== run 1 ==
==> flow/design.v <==
`timescale 1ns / 1ps
module display7(clk, seg_number, an_number, seg, an, btnU
    );
    input clk, btnU;
    output reg [7:0] seg;
    output reg [3:0] an;
    input wire [3:0] seg_number;
    input wire [1:0] an_number;
    always @ (*)
    begin 
        case(seg_number)
            4'h0: seg = 8'b11000000;
            4'h1: seg = 8'b11111001;
            4'h2: seg = 8'b10100100;
            4'h3: seg = 8'b10110000;
            4'h4: seg = 8'b10011001;
            4'h5: seg = 8'b10010010;
            4'h6: seg = 8'b10000010;
            4'h7: seg = 8'b11111000;
            4'h8: seg = 8'b10000000;
            4'h9: seg = 8'b10010000;
            default: seg = 8'b00000000;
        endcase
        case(an_number)
            2'b00: an = 4'b0111;
            2'b01:
            begin
            an = 4'b1011;
            seg[7] = 0;
            end
            2'b10: an = 4'b1101;
            2'b11: an = 4'b1110;
            default: an = 4'b0000;
        endcase
     end 
endmodule
`timescale 1ns / 1ps
module notes(clk, rst, speaker, signal
    );
    input clk;
    input rst;
    input [1:0] signal;
    output reg speaker;
    reg [3:0] seg_number;
    reg [1:0] an_number;
    reg [7:0] counter;
    always @(posedge clk)
    begin
        if (rst)
        begin
            counter <= 0;
            speaker <= 0;
        end
        else if (signal == 2'b00)
        begin
            counter <= 0;
            speaker <= 0;
        end  
        else if (signal == 2'b01)
        begin
            if(counter==55) counter <= 0; else counter <= counter+1;
            speaker <= counter[5];
        end
        else  
        begin
            if(counter==221) counter <= 0; else counter <= counter+1;
            speaker <= counter[7];
        end
    end
endmodule
`timescale 1ns / 1ps
module randomNumber #(parameter BITS = 5)(
    input clk,
    input rst,
    output reg [4:0] data
    );
   reg [4:0] data_next;
   always @* begin
    data_next[4] = data[4]^data[1];
    data_next[3] = data[3]^data[0];
    data_next[2] = data[2]^data_next[4];
    data_next[1] = data[1]^data_next[3];
    data_next[0] = data[0]^data_next[2];
   end
   always @(posedge clk) begin
    if(rst)
        data <= 5'h1f;
    else
        data <= data_next;
   end
endmodule
`timescale 1ns / 1ps
module clock_1hz(clk, rst, clk_1hz
    );
    input clk;
    input rst;
    output clk_1hz;
    reg clk_1hz;
    reg [12:0] counter;
    always @ (posedge clk)
        if (rst)
            begin
                counter <= 0;
                clk_1hz <= 0;
            end
        else if (counter == 13'd4999)
            begin
                counter <= 0;
                clk_1hz <= 1;
            end
        else
            begin
                clk_1hz <= 0;
                counter <= counter + 1;
            end    
endmodule
`timescale 1ns / 1ps
module clock_500hz(clk, rst, clk_500hz
    );
    input clk;
    input rst;
    output clk_500hz;
    reg clk_500hz;
    reg [3:0] counter;
    always @ (posedge clk)
        begin
            if (rst)
            begin
                counter <= 0;
                clk_500hz <= 0;
            end
            else if (counter == 4'd9)
            begin
                counter <= 0;
                clk_500hz <= 1;
            end
            else
            begin
                clk_500hz <= 0;
                counter <= counter + 1;
            end    
        end
endmodule
`timescale 1ns / 1ps
module bopit(clk, rst, btnR, btnD, btnL, btnU, btnS, sw, seg, an, led, speaker 
    );
    input clk;
    input rst;
    input btnR, btnS, btnD, btnU, btnL;
    input [7:0] sw;
    output reg [7:0] led;
    output [7:0] seg;
    output [3:0] an;
    reg [3:0] seg_number;
    reg [1:0] an_number;
    wire clk_1hz;  
    wire clk_500hz;  
    wire [4:0] randomBop;  
    output wire speaker;
    reg [1:0] signal;  
    reg [7:0] ledCode;
    reg [3:0] bopCode; 
    reg [3:0] ones_seconds;
    reg [3:0] tens_seconds;
    reg [3:0] ones_score;
    reg [3:0] tens_score;
    integer an_toggle;
    integer an_index;
    integer gameOn;
    integer command_type;
    integer command_number;
    integer roundWon;
    integer roundDelay;
    integer fail_count;
    notes bop_notes(
        .clk(clk),
        .rst(rst),
        .signal(signal),
        .speaker(speaker)
    );
    randomNumber randomNum (
        .clk(clk),
        .rst(rst),
        .data(randomBop)
    );
    clock_1hz clock_1 (
		.clk(clk), 
		.rst(rst),
		.clk_1hz(clk_1hz)
	);
    clock_500hz clock_500 (
        .clk(clk),
        .rst(rst),
        .clk_500hz(clk_500hz)
    );
    display7 segmentDisplay (
            .clk(clk), 
            .seg_number(seg_number), 
            .an_number(an_number), 
            .seg(seg), 
            .an(an), 
            .btnU(btnU) 
    );
    always @ (posedge clk)
    if (rst)
    begin
        ones_seconds <= 0;
        tens_seconds <= 0;
        command_type <= 10;
        command_number <= 8;
        an_toggle <= 0;
        an_index <= 0;
        ones_score <= 0;
        tens_score <= 0;
        bopCode <= 0;
        ledCode <= 0;
        gameOn <= 1;
        roundWon <= 0;
        roundDelay <= 0;
        signal <= 0;
        fail_count <= 0;
        seg_number <= 0;
        an_number <= 0;
        led <= 0;
    end
    else
    begin
        if (btnS)
        begin
            roundWon <= 0;
            roundDelay <= 0;
            gameOn <= 1;
            ones_score <= 0;
            tens_score <= 0;
            ones_seconds <= 0;
            tens_seconds <= 0;
            bopCode <= randomBop % 12;
            fail_count <= 0;
        end
        if (!roundWon)
        begin
        case(bopCode)
            0:
            begin  
                if (sw[0])
                begin
                    roundWon <= 1;
                end
                else if(sw[7:0] || btnU || btnL || btnD || btnR)
                begin
                    gameOn <= 0;
                end
            end
            1:
            begin  
                if (sw[1])
                begin
                    roundWon <= 1;
                end
                else if(sw[7:0] || btnU || btnL || btnD || btnR)
                begin
                    gameOn <= 0;
                end
            end
            2:
            begin  
                if (sw[2])
                begin
                    roundWon <= 1;
                end
                else if(sw[7:0] || btnU || btnL || btnD || btnR)
                begin
                    gameOn <= 0;
                end
            end
            3:
            begin  
                if (sw[3])
                begin
                    roundWon <= 1;
                end
                else if(sw[7:0] || btnU || btnL || btnD || btnR)
                begin
                    gameOn <= 0;
                end
            end
            4:
            begin  
                if (sw[4])
                begin
                    roundWon <= 1;
                end
                else if(sw[7:0] || btnU || btnL || btnD || btnR)
                begin
                    gameOn <= 0;
                end
            end
            5:
            begin  
                if (sw[5])
                begin
                    roundWon <= 1;
                end
                else if(sw[7:0] || btnU || btnL || btnD || btnR)
                begin
                    gameOn <= 0;
                end
            end
            6:
            begin  
                if (sw[6])
                begin
                    roundWon <= 1;
                end
                else if(sw[7:0] || btnU || btnL || btnD || btnR)
                begin
                    gameOn <= 0;
                end
            end
            7:
            begin  
                if (sw[7])
                begin
                    roundWon <= 1;
                end
                else if(sw[7:0] || btnU || btnL || btnD || btnR)
                begin
                    gameOn <= 0;
                end
            end
            8:
            begin  
                if (btnU)
                begin
                    roundWon <= 1;
                end
                else if(sw[7:0] || btnU || btnL || btnD || btnR)
                begin
                    gameOn <= 0;
                end
            end
            9:
            begin  
                if (btnR)
                begin
                    roundWon <= 1;
                end
                else if(sw[7:0] || btnU || btnL || btnD || btnR)
                begin
                    gameOn <= 0;
                end
            end
            10:
            begin  
                if (btnD)
                begin
                    roundWon <= 1;
                end
                else if(sw[7:0] || btnU || btnL || btnD || btnR)
                begin
                    gameOn <= 0;
                end
            end
            11:
            begin  
                if (btnL)
                begin
                    roundWon <= 1;
                end
                else if(sw[7:0] || btnU || btnL || btnD || btnR)
                begin
                    gameOn <= 0;
                end
            end
        endcase
        end
        if (clk_1hz && gameOn)
        begin
            if (roundWon)
            begin
                if (roundDelay == 0)
                    signal <= 1;
                if (roundDelay == 1)
                    signal <= 0;
                if (roundDelay == 3)
                begin
                    roundWon <= 0;
                    roundDelay <= 0;
                    bopCode <= randomBop % 12;
                    if (ones_score == 4'b1001)
                    begin
                       ones_score <= 0; 
                       tens_score <= tens_score + 1;
                    end
                    else
                    begin
                       ones_score <= ones_score + 1;
                    end
                end
                else
                begin
                    roundDelay <= roundDelay + 1;
                end
                   ones_seconds <= 0;
                   tens_seconds <= 0;
            end
            else
            begin 
                ones_seconds <= ones_seconds + 1;
                if (ones_seconds == 4'b1001)
                begin
                    ones_seconds <= 0; 
                    tens_seconds <= tens_seconds + 1;
                end
            end
        end
        if (tens_seconds == 4'b0001)
        begin
            ones_seconds <= 0;
            tens_seconds <= 0;
            gameOn <= 0;
        end
        if (clk_500hz && gameOn)  
        begin
            an_index <= an_toggle % 4;
            case(an_index)
                0:
                begin
                    if (bopCode > 4'b0111)  
                    begin
                        seg_number <= 4'b1000;
                        ledCode <= 8'b00000000;
                        led [7:0] <= ledCode [7:0];
                    end
                    else  
                    begin
                        seg_number <= 4'b0101;
                        ledCode <= 8'b00000001 << (bopCode % 8);
                        led [7:0] <= ledCode [7:0];
                    end
                    an_number <= an_index;
                end
                1:
                begin
                    seg_number <= bopCode % 8; 
                    an_number <= an_index;
                end
                2:
                begin
                    seg_number <= tens_seconds;
                    an_number <= an_index;
                end
                3:
                begin
                    seg_number <= ones_seconds;
                    an_number <= an_index;                  
                end
                default:
                begin
                    seg_number <= 0;
                    an_number <= 0;
                end
            endcase
            an_toggle <= an_toggle + 1;
        end
        else if (clk_500hz && !gameOn)
        begin
            if (fail_count != 500)
            begin
                signal <= 2;
                fail_count <= fail_count + 1;
            end
            if (fail_count == 500)
                signal <= 0;
            an_index <= an_toggle % 4;
            case(an_index)
                0:
                begin
                    seg_number <= 0;
                    an_number <= an_index;
                end
                1:
                begin
                    seg_number <= 0;
                    an_number <= an_index;
                end
                2:
                begin
                    seg_number <= tens_score;
                    an_number <= an_index;
                end
                3:
                begin
                    seg_number <= ones_score;
                    an_number <= an_index;                  
                end
                default:
                begin
                    seg_number <= 0;
                    an_number <= 0;
                end
            endcase
            an_toggle <= an_toggle + 1;
        end
    end
endmodule
==> flow/config.mk <==
export PLATFORM = sky130hd
export DESIGN_NAME = bopit
export DESIGN_NICKNAME = bopit
export VERILOG_FILES = /design/flow/design.v
export SDC_FILE = /design/flow/constraint.sdc
export NUM_CORES = 4
export LEC_CHECK = 0
export CAP_MARGIN = 20
export CORE_MARGIN = 2
export CORE_UTILIZATION = 72
export SLEW_MARGIN = 20
==> flow/constraint.sdc <==
create_clock -name core_clock -period 3.97 [get_ports {clk}]
set_input_delay 0.7940 -clock core_clock [delete_from_list [all_inputs] [get_ports {clk}]]
set_output_delay 0.7940 -clock core_clock [all_outputs]
set_load 0.01 [all_outputs]
run.sh (not shown) runs the stock make flow with config.mk's settings and CLKGATE_MAP_FILE=.
Run 1: no failed stages, no open violations at the end
Modified inputs, run 2 compared to run 1
# run 1
export LEC_CHECK = 0
export CAP_MARGIN = 20
export CORE_MARGIN = 2
export CORE_UTILIZATION = 72
export SLEW_MARGIN = 20
create_clock -name core_clock -period 3.97 [get_ports {clk}]
# run 2
export LEC_CHECK = 0
export ABC_AREA = 1
export CAP_MARGIN = 20
export CORE_MARGIN = 2
export CORE_UTILIZATION = 72
export CTS_CLUSTER_SIZE = 71
export PLACE_DENSITY_LB_ADDON = 0.08
export SETUP_SLACK_MARGIN = 0.38
export SLEW_MARGIN = 20
create_clock -name core_clock -period 2.24 [get_ports {clk}]
[summary]
Run 2 completed end to end; final checks failed (negative setup slack). Run 2 against run 1: number of buffers inserted to repair setup after CTS +26; worst-skew pair later-pin latency shows an increase of 0.08 ns; combinational power higher; cell area after layout picked up an extra 29%. Delta (run 2 minus run 1): slack of the critical path shows a reduction of 0.96 ns; non-clock buffer count shows an increase of about 200%; overall power after layout shows an increase of 5.6 mW.
#### Input delta (run 3 over run 2)
# run 2
export LEC_CHECK = 0
export ABC_AREA = 1
export CAP_MARGIN = 20
export CORE_MARGIN = 2
export CORE_UTILIZATION = 72
export CTS_CLUSTER_SIZE = 71
export PLACE_DENSITY_LB_ADDON = 0.08
export SETUP_SLACK_MARGIN = 0.38
export SLEW_MARGIN = 20
create_clock -name core_clock -period 2.24 [get_ports {clk}]
# run 3
export LEC_CHECK = 0
export CAP_MARGIN = 20
export CORE_MARGIN = 2
export CORE_UTILIZATION = 70
export CTS_CLUSTER_SIZE = 24
export SLEW_MARGIN = 20
create_clock -name core_clock -period 3.38 [get_ports {clk}]
Results
Run 3 reached the end of the flow, and the finished layout is clean on the timing, design-rule and antenna checks.
STATUS area of the mapped netlist: run 3 wins against run 2
In the flow results for run 3 and run 2, the logic gate share of total power is smaller on run 3.
From run 2 to run 3 the numbers moved as follows: part of the power in registers up 3.8 points, yosys cell count down 508, final cell utilization of the core down 14 points.
As of run 3, chip area line of the yosys report had fallen by a little under 10% compared to run 2.
Largest vdd supply drop sits lower in run 3 than in run 2.
Parity-gate share of the synthesized area counting xor and xnor cells, run 3 and run 2, higher one = run 3.
Summary of run 3 over run 2: internal power contribution decreased by 34% relative to the old numbers, clock tree buffer count of the final layout decreased by about 10% relative to the old numbers.
Modified inputs, run 4 compared to run 3
# run 3
export LEC_CHECK = 0
export CAP_MARGIN = 20
export CORE_MARGIN = 2
export CORE_UTILIZATION = 70
export CTS_CLUSTER_SIZE = 24
export SLEW_MARGIN = 20
create_clock -name core_clock -period 3.38 [get_ports {clk}]
# run 4
export LEC_CHECK = 0
export CAP_MARGIN = 20
export CORE_MARGIN = 2
export CORE_UTILIZATION = 40
export SLEW_MARGIN = 20
create_clock -name core_clock -period 10.0 [get_ports {clk}]
Taking run 4 over run 3, the routability-driven placement congestion ratio ratio works out to 0.885. Per the comparison of run 4 with run 3, number of well taps rose by 164, final period utilization fell by 47 points, via count fell by 3.4%, width of the die rose by 31%. Relative to run 3, number of signal-net buffers in the layout has decreased by 21% in run 4. Clock distribution power is higher on run 3. Wire length: run 3 vs run 4 — no meaningful difference. As far as worst-case clock buffer depth goes, run 4 and run 3 are indistinguishable; the numbers are identical.
--- input diff run 4..run 5 ---
# run 4
export LEC_CHECK = 0
export CAP_MARGIN = 20
export CORE_MARGIN = 2
export CORE_UTILIZATION = 40
export SLEW_MARGIN = 20
create_clock -name core_clock -period 10.0 [get_ports {clk}]
# run 5
export LEC_CHECK = 0
export CAP_MARGIN = 25
export CELL_PAD_IN_SITES_GLOBAL_PLACEMENT = 3
export CORE_MARGIN = 10
export CORE_UTILIZATION = 57
export GPL_TIMING_DRIVEN = 1
export MIN_ROUTING_LAYER = met2
export SETUP_SLACK_MARGIN = 1.41
export SLEW_MARGIN = 40
create_clock -name core_clock -period 10.0 [get_ports {clk}]
[summary]
Comparing run 4 against run 5, there is no change at all in post-synthesis cell area. The die of run 5 is smaller than the one used in run 4. Pre-placement core utilization: lower on run 4. Width of the chip came out lower on run 5 than on run 4. Summary of run 5 over run 4: total core area fell about 30%; die height down 6.7%. As far as mean cell area of the mapped netlist goes, run 5 and run 4 are indistinguishable; the numbers are identical. Looking across run 4 and run 5, the single run that reached the end with no open violations was run 4. Comparing run 5 with run 4, the cell count after synthesis came out essentially unchanged.
The inputs of run 6 differ from those of run 5 as listed below.
# run 5
export LEC_CHECK = 0
export CAP_MARGIN = 25
export CELL_PAD_IN_SITES_GLOBAL_PLACEMENT = 3
export CORE_MARGIN = 10
export CORE_UTILIZATION = 57
export GPL_TIMING_DRIVEN = 1
export MIN_ROUTING_LAYER = met2
export SETUP_SLACK_MARGIN = 1.41
export SLEW_MARGIN = 40
create_clock -name core_clock -period 10.0 [get_ports {clk}]
# run 6
export LEC_CHECK = 0
export CAP_MARGIN = 20
export CELL_PAD_IN_SITES_DETAIL_PLACEMENT = 2
export CELL_PAD_IN_SITES_GLOBAL_PLACEMENT = 3
export CORE_MARGIN = 2
export CORE_UTILIZATION = 40
export PLACE_DENSITY_LB_ADDON = 0.3
export SLEW_MARGIN = 20
create_clock -name core_clock -period 10.0 [get_ports {clk}]
## What came out
Measured against run 5, the number of placement rows of run 6 comes out at 1.19 times the reference value. Run 6: PASS, flow complete, no timing, DRC or antenna violations. Against run 5 as the reference, run 6 delivers a higher chip width. Against run 5, chip area in run 6 rose by more than 10%.
Power and IR drop assume default switching activity.
